==> flow/design.v <==
package calc_pkg;
    typedef struct packed {
        logic on;
        logic off;
        logic mem_rc;
        logic mem_sub;
        logic mem_add;
        logic op_percent;
        logic op_sqrt;
        logic op_div;
        logic op_mul;
        logic op_sub;
        logic op_add;
        logic op_eq;
        logic dot;
        logic num_1;
        logic num_2;
        logic num_3;
        logic num_4;
        logic num_5;
        logic num_6;
        logic num_7;
        logic num_8;
        logic num_9;
        logic num_0;
    } buttons_t;
    typedef enum logic [4:0] {
        B_NONE,          
        B_ON,            
        B_OFF,           
        B_MEM_RC,        
        B_MEM_SUB,       
        B_MEM_ADD,       
        B_OP_PERCENT,    
        B_OP_SQRT,       
        B_OP_DIV,        
        B_OP_MUL,        
        B_OP_SUB,        
        B_OP_ADD,        
        B_OP_EQ,         
        B_DOT,           
        B_NUM_1,         
        B_NUM_2,         
        B_NUM_3,         
        B_NUM_4,         
        B_NUM_5,         
        B_NUM_6,         
        B_NUM_7,         
        B_NUM_8,         
        B_NUM_9,         
        B_NUM_0,         
        B_UNKNOWN        
    } active_button_t;
    function automatic logic isNumberButton(active_button_t active_button);
        isNumberButton = ((active_button >= calc_pkg::B_NUM_1) && (active_button <= calc_pkg::B_NUM_0));
    endfunction
    function automatic logic isOpButton(active_button_t active_button);
        isOpButton = ((active_button >= calc_pkg::B_OP_DIV) && (active_button <= calc_pkg::B_OP_ADD));
    endfunction
    function automatic logic isEqButton(active_button_t active_button);
        isEqButton = (active_button == calc_pkg::B_OP_EQ);
    endfunction
    function automatic logic isDotButton(active_button_t active_button);
        isDotButton = (active_button == calc_pkg::B_DOT);
    endfunction
    typedef logic [3:0] bcd_t;
    function automatic logic [6:0] bcd2segments(bcd_t bcd);
        unique case (bcd)
            4'd0: bcd2segments = 7'b1111110;
            4'd1: bcd2segments = 7'b0110000;
            4'd2: bcd2segments = 7'b1101101;
            4'd3: bcd2segments = 7'b1111001;
            4'd4: bcd2segments = 7'b0110011;
            4'd5: bcd2segments = 7'b1011011;
            4'd6: bcd2segments = 7'b1011111;
            4'd7: bcd2segments = 7'b1110000;
            4'd8: bcd2segments = 7'b1111111;
            4'd9: bcd2segments = 7'b1111011;
            default: bcd2segments = 7'bxxxxxxx;
        endcase
    endfunction
    typedef enum logic [1:0] {
        OP_NONE,
        OP_ADD,
        OP_MUL,
        OP_DIV
    } op_t;
    function automatic op_t button2op(active_button_t active_button);
        unique case (active_button)
            calc_pkg::B_OP_DIV: button2op = calc_pkg::OP_DIV;
            calc_pkg::B_OP_MUL: button2op = calc_pkg::OP_MUL;
            calc_pkg::B_OP_SUB: button2op = calc_pkg::OP_ADD;
            calc_pkg::B_OP_ADD: button2op = calc_pkg::OP_ADD;
            default: button2op = calc_pkg::OP_NONE;
        endcase
    endfunction
    function automatic bcd_t button2bcd(active_button_t active_button);
        unique case (active_button)
            calc_pkg::B_NUM_1: button2bcd = 1;
            calc_pkg::B_NUM_2: button2bcd = 2;
            calc_pkg::B_NUM_3: button2bcd = 3;
            calc_pkg::B_NUM_4: button2bcd = 4;
            calc_pkg::B_NUM_5: button2bcd = 5;
            calc_pkg::B_NUM_6: button2bcd = 6;
            calc_pkg::B_NUM_7: button2bcd = 7;
            calc_pkg::B_NUM_8: button2bcd = 8;
            calc_pkg::B_NUM_9: button2bcd = 9;
            calc_pkg::B_NUM_0: button2bcd = 0;
            default: button2bcd = 0;
        endcase
    endfunction
    parameter NumDigits = 8;
    typedef logic unsigned [$clog2(NumDigits)-1:0] exponent_t;
    typedef struct packed {
        logic error;
        logic sign;
        exponent_t exponent;
        bcd_t [NumDigits-1:0] significand;
    } num_t;
    function automatic num_t neg(num_t num);
        neg = num;
        neg.sign = !num.sign;
    endfunction
endpackage
module alu_add (
    input   logic           clk_i,
    input   logic           rst_i,
    input   logic [36:0]    left_i,      
    input   logic [36:0]    right_i,     
    output  logic           in_ready_o,
    input   logic           in_valid_i,
    output  logic [36:0]    result_o,    
    input   logic           out_ready_i,
    output  logic           out_valid_o
);
typedef enum logic [1:0] {
    S_IDLE,
    S_NORMALIZE,
    S_ADD,
    S_RENORMALIZE
} state_t;
state_t state_d, state_q;
logic [$clog2(calc_pkg::NumDigits):0] counter_d, counter_q;
logic in_ready_d, in_ready_q;
logic out_valid_d, out_valid_q;
assign out_valid_o = out_valid_q;
assign in_ready_o = in_ready_q;
calc_pkg::num_t left_d, left_q;
calc_pkg::num_t right_d, right_q;
calc_pkg::num_t result_d, result_q;
calc_pkg::bcd_t result_extra_d, result_extra_q;
logic carryborrow_d, carryborrow_q;
assign result_o = out_valid_q ? result_q : '0;
logic [4:0] nibble_sum;
always_comb begin
    nibble_sum = 'x;
    carryborrow_d = carryborrow_q;
    if (state_q != S_ADD) begin
        carryborrow_d = 0;
    end else if (left_q.sign == right_q.sign) begin
        nibble_sum =
            left_q.significand[counter_q]
            + right_q.significand[counter_q]
            + 4'(carryborrow_q);
        if (nibble_sum >= 10) begin
            nibble_sum += 6;
        end
        carryborrow_d = nibble_sum[4];
    end else begin
        if (left_q.significand > right_q.significand) begin
            nibble_sum =
                6'(left_q.significand[counter_q])
                - 6'(right_q.significand[counter_q])
                - 6'(carryborrow_q);
        end else begin
            nibble_sum =
                6'(right_q.significand[counter_q])
                - 6'(left_q.significand[counter_q])
                - 6'(carryborrow_q);
        end
        carryborrow_d = nibble_sum[4];
        if ($signed(nibble_sum) < 0) begin
            nibble_sum += 10;
        end
    end
end
always_comb begin
    state_d = state_q;
    out_valid_d = out_valid_q;
    in_ready_d = in_ready_q;
    counter_d = counter_q;
    left_d = left_q;
    right_d = right_q;
    result_d = result_q;
    result_extra_d = result_extra_q;
    unique case (state_q)
        S_IDLE: begin
            result_d = '0;
            if (in_valid_i) begin
                left_d = left_i;
                right_d = right_i;
                state_d = S_NORMALIZE;
                in_ready_d = 0;
            end
        end
        S_NORMALIZE: begin
            if (left_q.exponent < right_q.exponent) begin
                left_d.significand = (left_q.significand >> 4);
                left_d.exponent++;
            end else if (left_q.exponent > right_q.exponent) begin
                right_d.significand = (right_q.significand >> 4);
                right_d.exponent++;
            end else begin
                state_d = S_ADD;
                counter_d = 0;
            end
        end
        S_ADD: begin
            result_d.exponent = left_q.exponent;
            if (left_q.sign == right_q.sign) begin
                result_extra_d = carryborrow_d;
            end
            if (left_q.significand > right_q.significand) begin
                result_d.sign = left_q.sign;
            end else begin
                result_d.sign = right_q.sign;
            end
            result_d.significand[counter_q] = 4'(nibble_sum);
            counter_d++;
            if (counter_d == calc_pkg::NumDigits) begin
                state_d = S_RENORMALIZE;
            end
        end
        S_RENORMALIZE: begin
            if (result_extra_q != '0) begin  
                result_extra_d = '0;
                result_d.significand = ({result_extra_q, result_q.significand} >> 4);
                result_d.exponent++;
                if (result_d.exponent == 0)
                    result_d.error = 1;
            end else if ((result_q.exponent != 0) && (result_q.significand[calc_pkg::NumDigits-1] == 0)) begin  
                result_d.significand = (result_q.significand << 4);
                result_d.exponent--;
            end else begin  
                out_valid_d = 1;
                if (result_d.significand == 0)
                    result_d.sign = 0;
                if (out_valid_q && out_ready_i) begin
                    state_d = S_IDLE;
                    out_valid_d = 0;
                    in_ready_d = 1;
                    result_d = '0;
                end
            end
        end
    endcase
end
always_ff @(posedge clk_i) begin
    if (rst_i) begin
        state_q <= S_IDLE;
        out_valid_q <= 0;
        in_ready_q <= 1;
        counter_q <= '0;
        left_q <= '0;
        right_q <= '0;
        result_q <= '0;
        result_extra_q <= '0;
        carryborrow_q <= 0;
    end else begin
        state_q <= state_d;
        out_valid_q <= out_valid_d;
        in_ready_q <= in_ready_d;
        counter_q <= counter_d;
        left_q <= left_d;
        right_q <= right_d;
        result_q <= result_d;
        result_extra_q <= result_extra_d;
        carryborrow_q <= carryborrow_d;
    end
end
endmodule
Settings: LEC_CHECK=0, CAP_MARGIN=20, CORE_MARGIN=2, CORE_UTILIZATION=72, CTS_CLUSTER_SIZE=80, PLACE_DENSITY=0.37, SLEW_MARGIN=20; clock period 3.94 ns.
run.sh (not shown) runs the stock make flow with config.mk's settings and CLKGATE_MAP_FILE=.
The starting point produced a layout that fails on negative setup slack.
Rerun with:
- CORE_UTILIZATION: 72 -> 68
- CTS_CLUSTER_SIZE: 80 -> 34
- PLACE_DENSITY: 0.37 -> not set
- clock period: 3.94 -> 4.28 ns (I/O delays scaled with it)
The changed run finished clean.
Clock power shrinks by about 10%.
First-iteration DRC count shrinks by 59%.
Hold slack is better by 0.017 ns.
Design area shrinks by 3.2%.
Rerun with:
- CTS_CLUSTER_DIAMETER: not set -> 45
- TNS_END_PERCENT: not set -> 5
- clock period: 4.28 -> 3.48 ns (I/O delays scaled with it)
What happened:
- With this change the flow finished but failed the layout checks on negative setup slack
- clock-buffer cell count does not change
- clock skew grows by 0.0082 ns
- sequential share of layout area shrinks by 1.8 points
- die area does not change
- worst hold slack gets worse by 0.030 ns
- routed wire length grows by about 50%
- power grows by about 50%
Rerun with:
- CTS_CLUSTER_DIAMETER: 45 -> 357
- CTS_CLUSTER_SIZE: 34 -> 98
- TNS_END_PERCENT: 5 -> not set
- clock period: 3.48 -> 10.0 ns (I/O delays scaled with it)
=> Now the flow completed with no timing, DRC or antenna violations; non-clock buffer count drops by 103; combinational power fell by well over a third; routed wire length decreases by a quarter to a third.

* * *

## rev 12
RTL: the design.v shown in full above, as it stands there.
==> flow/config.mk <==
export PLATFORM = sky130hd
export DESIGN_NAME = alu_add
export DESIGN_NICKNAME = alu_add
export VERILOG_FILES = /design/flow/design.v
export SDC_FILE = /design/flow/constraint.sdc
export NUM_CORES = 4
export LEC_CHECK = 0
export CAP_MARGIN = 20
export CORE_ASPECT_RATIO = 0.92
export CORE_MARGIN = 2
export CORE_UTILIZATION = 72
export CTS_CLUSTER_DIAMETER = 104
export CTS_CLUSTER_SIZE = 14
export PLACE_DENSITY_LB_ADDON = 0.15
export SETUP_SLACK_MARGIN = 0.47
export SLEW_MARGIN = 20
==> flow/constraint.sdc <==
create_clock -name core_clock -period 1.56 [get_ports {clk_i}]
set_input_delay 0.3120 -clock core_clock [delete_from_list [all_inputs] [get_ports {clk_i}]]
set_output_delay 0.3120 -clock core_clock [all_outputs]
set_load 0.01 [all_outputs]
In the summary table, rev 12 is marked failed, with error DPL-0038 raised in detailed placement (3_5_place_dp).
[inputs] rev 13 vs rev 12
Settings: a deleted CTS_CLUSTER_DIAMETER that had been 104; a deleted CORE_ASPECT_RATIO that had been 0.92; a deleted PLACE_DENSITY_LB_ADDON that had been 0.15; a change of CORE_UTILIZATION from 72 to 40; a deleted SETUP_SLACK_MARGIN that had been 0.47; a deleted CTS_CLUSTER_SIZE that had been 14; a change of the clock period (ns, I/O delays scaled along) from 1.56 to 4.76.
## What came out
Rev 13: done, clean on timing, DRC and antenna. Fraction of registers with async set/reset: rev 12 vs rev 13 identical. Delta (rev 13 minus rev 12): vertical extent of the die saw an increase, count of standard-cell rows now sits higher, cell count listed in synth_stat.txt barely changed. From rev 13 to rev 12, Yosys chip area did not move at all. Re post-synthesis average cell area: no difference whatsoever between rev 12 and rev 13.

* * *

Starts from the design.v that is shown in full above.
Settings: LEC_CHECK=0, CAP_MARGIN=35, CORE_MARGIN=2, CORE_UTILIZATION=68, CTS_CLUSTER_SIZE=32, MAX_ROUTING_LAYER=met5, SLEW_MARGIN=15, TNS_END_PERCENT=45; clock period 3.79 ns.
The first run completed and failed the layout checks on negative setup slack.
Change:
CORE_UTILIZATION = 70   (was 68)
HOLD_SLACK_MARGIN = 0.29   (was unset)
PLACE_DENSITY = 0.65   (was unset)
What happened: The changed run aborted during global routing. Synthesized cell count does not change. Area after synthesis stays the same. Die area went down by 2.8%.
Change:
CORE_UTILIZATION = 47   (was 70)
CTS_CLUSTER_SIZE = unset   (was 32)
HOLD_SLACK_MARGIN = unset   (was 0.29)
PLACE_DENSITY = unset   (was 0.65)
PLACE_DENSITY_LB_ADDON = 0.05   (was unset)
clock period = 3.23 ns   (was 3.79 ns; I/O delays follow)
After rerunning: The changed run ran to the end with violations: negative setup slack. Die size grows by 47%. Area after synthesis does not change. Synthesized cell count does not change.
Change:
CAP_MARGIN = 0   (was 35)
CORE_UTILIZATION = 70   (was 47)
CTS_CLUSTER_DIAMETER = 249   (was unset)
CTS_CLUSTER_SIZE = 32   (was unset)
PLACE_DENSITY_LB_ADDON = unset   (was 0.05)
clock period = 3.79 ns   (was 3.23 ns; I/O delays follow)
=> The changed run aborted during global routing, error GRT-0232; synthesized area does not change; die size goes down by 32%; synthesized cell count is unchanged.
Change:
CAP_MARGIN = 15   (was 0)
CTS_CLUSTER_DIAMETER = unset   (was 249)
CTS_CLUSTER_SIZE = 34   (was 32)
MAX_ROUTING_LAYER = unset   (was met5)
SLEW_MARGIN = 20   (was 15)
TNS_END_PERCENT = unset   (was 45)
clock period = 3.47 ns   (was 3.79 ns; I/O delays follow)
The new run did not get past clock tree synthesis (DPL-0033).
Die area does not change.
Synthesized cell count does not change.
Synthesized area is unchanged.

* * *

// alu_add: RTL as listed in full above, without the edits since
Settings: LEC_CHECK=0, CAP_MARGIN=20, CORE_MARGIN=2, CORE_UTILIZATION=72, CTS_CLUSTER_SIZE=91, PLACE_DENSITY=0.95, SLEW_MARGIN=20; clock period 3.94 ns.
The starting point finished but fails on setup timing.
==> next run, changes <==
Settings changed: CORE_UTILIZATION 72 to 40, CTS_CLUSTER_SIZE 91 to not set, PLACE_DENSITY 0.95 to not set.
Clock period 3.94 ns to 10.0 ns, I/O delays scaled along.
Now the flow passed the timing, DRC and antenna checks.
Area after synthesis stays the same.
Global-route usage falls by 24 points.
Combinational power is lower by 72%.
Final cell count rose by 7.1%.
Utilization decreases by 41 points.
Cell area is lower by 2.5%.
Clock-buffer cell count falls by 1.
Worst hold slack got worse by 22 ps.
==> next run, changes <==
Settings changed: ABC_AREA set to 1, CELL_PAD_IN_SITES_DETAIL_PLACEMENT set to 2, CORE_ASPECT_RATIO set to 0.51, CORE_MARGIN 2 to 6, GPL_ROUTABILITY_DRIVEN set to 1, HOLD_SLACK_MARGIN set to 0.06, MIN_ROUTING_LAYER set to met2, PLACE_DENSITY set to 0.87, SETUP_SLACK_MARGIN set to -0.57, SLEW_MARGIN 20 to 25.
Outcome:
- This time the run ended with an error in 4_1_cts
- die area goes up by 12%
- synthesized area goes up by 0.69%
- synthesized cell count goes up by 33%

* * *

build 77:
// alu_add: RTL as listed in full above, without the edits since
Settings: LEC_CHECK=0, CAP_MARGIN=0, CELL_PAD_IN_SITES_GLOBAL_PLACEMENT=1, CORE_MARGIN=5, CORE_UTILIZATION=48, GPL_ROUTABILITY_DRIVEN=0, GPL_TIMING_DRIVEN=0, HOLD_SLACK_MARGIN=0.09, MAX_ROUTING_LAYER=met5, PLACE_DENSITY_LB_ADDON=0.25, SETUP_SLACK_MARGIN=1.14, SLEW_MARGIN=40, TNS_END_PERCENT=95; clock period 4.31 ns.
--- input diff build 77..build 88 ---
==> flow/config.mk <==
export PLATFORM = sky130hd
export DESIGN_NAME = alu_add
export DESIGN_NICKNAME = alu_add
export VERILOG_FILES = /design/flow/design.v
export SDC_FILE = /design/flow/constraint.sdc
export NUM_CORES = 4
export LEC_CHECK = 0
export CAP_MARGIN = 0
export CORE_MARGIN = 2
export CORE_UTILIZATION = 72
export CTS_CLUSTER_SIZE = 22
export SLEW_MARGIN = 20
==> flow/constraint.sdc <==
create_clock -name core_clock -period 3.94 [get_ports {clk_i}]
set_input_delay 0.7880 -clock core_clock [delete_from_list [all_inputs] [get_ports {clk_i}]]
set_output_delay 0.7880 -clock core_clock [all_outputs]
set_load 0.01 [all_outputs]
### Flow results
Although build 88 finished all stages, its layout failed final checks on negative setup slack.
Sort build 88 and build 77 by iteration count of the initial detailed-routing pass, ascending, and build 77 comes first.
Compare build 88 and build 77 | combined area of the multi-input logic cells higher: build 77
Build 88 against build 77: detailed-routing wirelength on met1 decreased 620 um, number of clock sinks seen by CTS essentially unchanged, initial detailed-routing violation count increased about 270%, maximum cell stage delay along the critical path increased 0.12 ns.
### build 88 -> build 31
diff --git a/flow/config.mk b/flow/config.mk
--- a/flow/config.mk
+++ b/flow/config.mk
@@ -6,7 +6,6 @@
 export NUM_CORES = 4
 export LEC_CHECK = 0
-export CAP_MARGIN = 0
+export CAP_MARGIN = 20
 export CORE_MARGIN = 2
-export CORE_UTILIZATION = 72
-export CTS_CLUSTER_SIZE = 22
+export CORE_UTILIZATION = 15
 export SLEW_MARGIN = 20
==> flow/constraint.sdc <==
create_clock -name core_clock -period 4.76 [get_ports {clk_i}]
set_input_delay 0.9520 -clock core_clock [delete_from_list [all_inputs] [get_ports {clk_i}]]
set_output_delay 0.9520 -clock core_clock [all_outputs]
set_load 0.01 [all_outputs]
==> comparison <==
Build 31 reached the end of the flow, and the finished layout is clean on the timing, DRC and antenna checks. Leakage dissipation is higher on build 88. Relative area change from synthesis to final layout | build 31 above build 88. Met3 wirelength from detailed routing (build 31 / build 88): 0.29. Of build 88 and build 31, the run reporting the lower sequential share of layout area was build 31. Diff build 88 -> build 31: post-route setup TNS now larger; clock period minus final worst setup slack shows a reduction of 0.11 ns; routed wire length went down; design area went up; first-pass GRT wire length fell by 3.5%. Build 31 vs build 88: effective utilization at floorplan down in build 31. In the tables for build 88 and build 31, clock group share of total power reads higher with build 31.
Inputs modified between build 31 and build 86:
diff --git a/flow/config.mk b/flow/config.mk
--- a/flow/config.mk
+++ b/flow/config.mk
@@ -8,4 +8,6 @@
 export CAP_MARGIN = 20
 export CORE_MARGIN = 2
-export CORE_UTILIZATION = 15
+export CORE_UTILIZATION = 72
+export CTS_CLUSTER_DIAMETER = 104
+export SETUP_SLACK_MARGIN = 0.23
 export SLEW_MARGIN = 20
==> flow/constraint.sdc <==
create_clock -name core_clock -period 2.85 [get_ports {clk_i}]
set_input_delay 0.5700 -clock core_clock [delete_from_list [all_inputs] [get_ports {clk_i}]]
set_output_delay 0.5700 -clock core_clock [all_outputs]
set_load 0.01 [all_outputs]
### Flow results
Routability-driven placement congestion ratio: build 86 higher than build 31
On build 86: area enclosed by the die boundary is about 80% lower than what build 31 gave.
Share of the core filled by cells before placement in build 86 vs build 31: up 58 points
In the flow results for build 31 and build 86, the placed cell area is smaller on build 31.
Flow for build 86 halted at 4_1_cts, error code DPL-0038.
Diff build 31 -> build 86 | worst slack after detailed placement | decrease of 1.48 ns
Summary of the comparison: placeable core region is lower in build 86, relative to build 31.
From build 31 to build 86, total of flip-flops plus latches after synthesis did not move at all.
Re share of cell area taken by muxes after synthesis: no difference whatsoever between build 31 and build 86.
From build 31 to build 86, number of primary I/O pins did not move at all.
Power figures rest on the tool's default switching activity, not on a simulated workload.
